## Remoto
module Remoto(clk,rst,entrada,comando,su,sd,suB,sdB,saida_1,saida1_1,saida2_1,soma_result_1,sinal_A,sinal_B);
Settings: LEC_CHECK=0, ABC_AREA=1, CAP_MARGIN=15, CORE_ASPECT_RATIO=0.52, CORE_MARGIN=3, CORE_UTILIZATION=71, CTS_CLUSTER_DIAMETER=346, CTS_CLUSTER_SIZE=99, GPL_ROUTABILITY_DRIVEN=0, PLACE_DENSITY_LB_ADDON=0.04, SETUP_SLACK_MARGIN=3.52, SLEW_MARGIN=20, TNS_END_PERCENT=5; clock period 11.8 ns.
run.sh (not shown) runs the stock make flow with config.mk's settings and CLKGATE_MAP_FILE=.
Edit:
==> flow/config.mk (replaced) <==
export PLATFORM = sky130hd
export DESIGN_NAME = Remoto
export DESIGN_NICKNAME = Remoto
export VERILOG_FILES = /design/flow/design.v
export SDC_FILE = /design/flow/constraint.sdc
export NUM_CORES = 4
export LEC_CHECK = 0
export CAP_MARGIN = 20
export CORE_MARGIN = 2
export CORE_UTILIZATION = 59
export SLEW_MARGIN = 20
==> flow/constraint.sdc (replaced) <==
create_clock -name core_clock -period 6.18 [get_ports {clk}]
set_input_delay 1.2360 -clock core_clock [delete_from_list [all_inputs] [get_ports {clk}]]
set_output_delay 1.2360 -clock core_clock [all_outputs]
set_load 0.01 [all_outputs]
- The changed run finished but failed the layout checks on negative setup slack
- sequential power is higher by 91%
- synthesized cell count went down by 18%
- non-clock buffer count increases by 220
Edit:
--- a/flow/config.mk
+++ b/flow/config.mk
@@ -8,4 +8,5 @@
 export CAP_MARGIN = 20
 export CORE_MARGIN = 2
-export CORE_UTILIZATION = 59
+export CORE_UTILIZATION = 72
+export MAX_ROUTING_LAYER = met4
 export SLEW_MARGIN = 20
==> flow/constraint.sdc (replaced) <==
create_clock -name core_clock -period 6.47 [get_ports {clk}]
set_input_delay 1.2940 -clock core_clock [delete_from_list [all_inputs] [get_ports {clk}]]
set_output_delay 1.2940 -clock core_clock [all_outputs]
set_load 0.01 [all_outputs]
Effect: The changed run reached the layout checks and failed them: negative setup slack; worst hold slack improves by 11 ps; combinational power stays flat; non-clock buffer count goes down by 49.
Edit:
--- a/flow/config.mk
+++ b/flow/config.mk
@@ -9,4 +9,6 @@
 export CORE_MARGIN = 2
 export CORE_UTILIZATION = 72
+export CTS_CLUSTER_SIZE = 74
 export MAX_ROUTING_LAYER = met4
+export PLACE_DENSITY_LB_ADDON = 0.0
 export SLEW_MARGIN = 20
- The new run finished but fails on negative setup slack
- via count fell by 6.4%
- synthesized area does not change
- critical path depth climbs by 4
- cell count falls by 0.91%

* * *

Starting RTL as in the previous note.
Settings: LEC_CHECK=0, CAP_MARGIN=5, CELL_PAD_IN_SITES_DETAIL_PLACEMENT=2, CORE_ASPECT_RATIO=0.59, CORE_MARGIN=2, CORE_UTILIZATION=31, MIN_ROUTING_LAYER=met2, PLACE_DENSITY=0.48, SLEW_MARGIN=5, TNS_END_PERCENT=20; clock period 12.7 ns.
The first run finished clean.
==> next run, changes <==
Settings changed: ABC_AREA set to 1, CAP_MARGIN 5 to 20, CELL_PAD_IN_SITES_DETAIL_PLACEMENT 2 to not set, CORE_ASPECT_RATIO 0.59 to not set, CORE_UTILIZATION 31 to 70, CTS_CLUSTER_SIZE set to 39, MIN_ROUTING_LAYER met2 to not set, PLACE_DENSITY 0.48 to not set, SLEW_MARGIN 5 to 20, TNS_END_PERCENT 20 to not set.
Clock period 12.7 ns to 6.18 ns, I/O delays scaled along.
What happened: The changed run finished with setup timing left. Die area fell by 54%. Total power went up by about 100%. Area after synthesis rose by 2.0%. Via count falls by about 11%. Clock power increases by about 100%. Core utilization rose by 53 points. Global-route usage went up by 1.3 points. Wire length climbs by 4.2%. Sequential share of layout area decreases by 2.2 points. Final cell count increases by about 11%. Critical path depth climbs by 14.

* * *

Starting RTL as in the previous note.
make LEC_CHECK=0 ABC_AREA=1 CAP_MARGIN=15 CORE_MARGIN=2 CORE_UTILIZATION=71 CTS_CLUSTER_DIAMETER=196 CTS_CLUSTER_SIZE=15 GPL_ROUTABILITY_DRIVEN=1 MAX_ROUTING_LAYER=met4 PLACE_DENSITY_LB_ADDON=0.04 SETUP_SLACK_MARGIN=-0.44 SLEW_MARGIN=5 finish   # period 6.12 ns
The starting point finished with setup timing left.
Then changed:
Settings changed: CAP_MARGIN 15 to 0, CTS_CLUSTER_DIAMETER 196 to 221, GPL_ROUTABILITY_DRIVEN 1 to not set, MAX_ROUTING_LAYER met4 to not set, PLACE_DENSITY_LB_ADDON 0.04 to 0.11, SETUP_SLACK_MARGIN -0.44 to not set, SLEW_MARGIN 5 to 20, TNS_END_PERCENT set to 5.
Clock period 6.12 ns to 6.36 ns, I/O delays scaled along.
=> The changed run completed, yet does not pass: setup timing; final area is about the same; area after synthesis stays the same; routed wire length grows by a few percent; clock power shrinks by a few percent; via count goes up by a few percent; non-clock buffer count does not change; sequential power falls by a few percent; total power drops by a few percent; critical path depth climbs by 4; setup slack gets worse by 110 ps; sequential share of layout area hardly moves.
Then changed:
Settings changed: CAP_MARGIN 0 to 20, CORE_UTILIZATION 71 to 70, SETUP_SLACK_MARGIN set to 1.85, TNS_END_PERCENT 5 to 100.
Clock period 6.36 ns to 6.52 ns, I/O delays scaled along.
Effect: The new run did not get past global routing; area after synthesis stays the same; die area rose by 1.4%; synthesized cell count stays the same.
Then changed:
Settings changed: ABC_AREA 1 to not set, CORE_UTILIZATION 70 to 40, CTS_CLUSTER_DIAMETER 221 to not set, CTS_CLUSTER_SIZE 15 to not set, PLACE_DENSITY_LB_ADDON 0.11 to not set, SETUP_SLACK_MARGIN 1.85 to not set, TNS_END_PERCENT 100 to not set.
Clock period 6.52 ns to 14.0 ns, I/O delays scaled along.
Outcome:
- Now the flow completed without violations
- synthesized area drops by 1.9%
- die area grows by 69%
- synthesized cell count drops by 18%

* * *

Remoto again, from the RTL that the note above started with.
make LEC_CHECK=0 ABC_AREA=1 CAP_MARGIN=15 CORE_MARGIN=2 CORE_UTILIZATION=71 CTS_CLUSTER_DIAMETER=346 CTS_CLUSTER_SIZE=59 GPL_ROUTABILITY_DRIVEN=0 MAX_ROUTING_LAYER=met4 PLACE_DENSITY_LB_ADDON=0.01 SETUP_SLACK_MARGIN=0.18 SLEW_MARGIN=20 finish   # period 6.01 ns
The first run never finished: it broke off in 5_1_grt with GRT-0232.
Edit:
- ABC_AREA: 1 -> default
- CAP_MARGIN: 15 -> 20
- CORE_UTILIZATION: 71 -> 64
- CTS_CLUSTER_DIAMETER: 346 -> default
- CTS_CLUSTER_SIZE: 59 -> default
- GPL_ROUTABILITY_DRIVEN: 0 -> default
- MAX_ROUTING_LAYER: met4 -> default
- PLACE_DENSITY_LB_ADDON: 0.01 -> default
- SETUP_SLACK_MARGIN: 0.18 -> default
- clock period: 6.01 -> 6.02 ns (I/O delays scaled with it)
Result: The new run reached the layout checks and failed them: setup timing. Die size increases by 8.5%. Synthesized cell count decreases by 18%. Synthesized area decreases by 1.9%.
Edit:
- CTS_CLUSTER_SIZE: default -> 54
- HOLD_SLACK_MARGIN: default -> 0.29
- SETUP_SLACK_MARGIN: default -> -0.5
The new run completed and failed the layout checks on setup timing. Final area decreases by 4.2%. Via count decreases by 3.3%. Combinational power barely changes. Non-clock buffer count decreases by 38. Sequential power barely changes.
Edit:
- ABC_AREA: default -> 1
- CORE_UTILIZATION: 64 -> 70
- CTS_CLUSTER_SIZE: 54 -> default
- HOLD_SLACK_MARGIN: 0.29 -> default
- SETUP_SLACK_MARGIN: -0.5 -> default
- clock period: 6.02 -> 7.17 ns (I/O delays scaled with it)
=> The new run completed without violations; routed wire length drops by about 8%; via count stays flat; cell area drops by about 7%; total power shrinks by 17%.
Edit:
- ABC_AREA: 1 -> default
- CORE_UTILIZATION: 70 -> 40
- clock period: 7.17 -> 11.0 ns (I/O delays scaled with it)
What happened:
- flip-flop count does not change
- design area decreases by 4.3%
- clock skew barely changes
- global-route usage decreases by 13 points
- clock-buffer cell count decreases by 1
Edit:
- ABC_AREA: default -> 1
- CORE_UTILIZATION: 40 -> 72
- PLACE_DENSITY: default -> 0.4
- TNS_END_PERCENT: default -> 10
- clock period: 11.0 -> 6.19 ns (I/O delays scaled with it)
The new run completed and failed the layout checks on setup timing.
Power increases by 81%.
Worst hold slack improved by 0.021 ns.
Synthesized area increases by 2.0%.
Core utilization increases by 42 points.
No activity file was given, so power comes from the tool's default toggle rates.
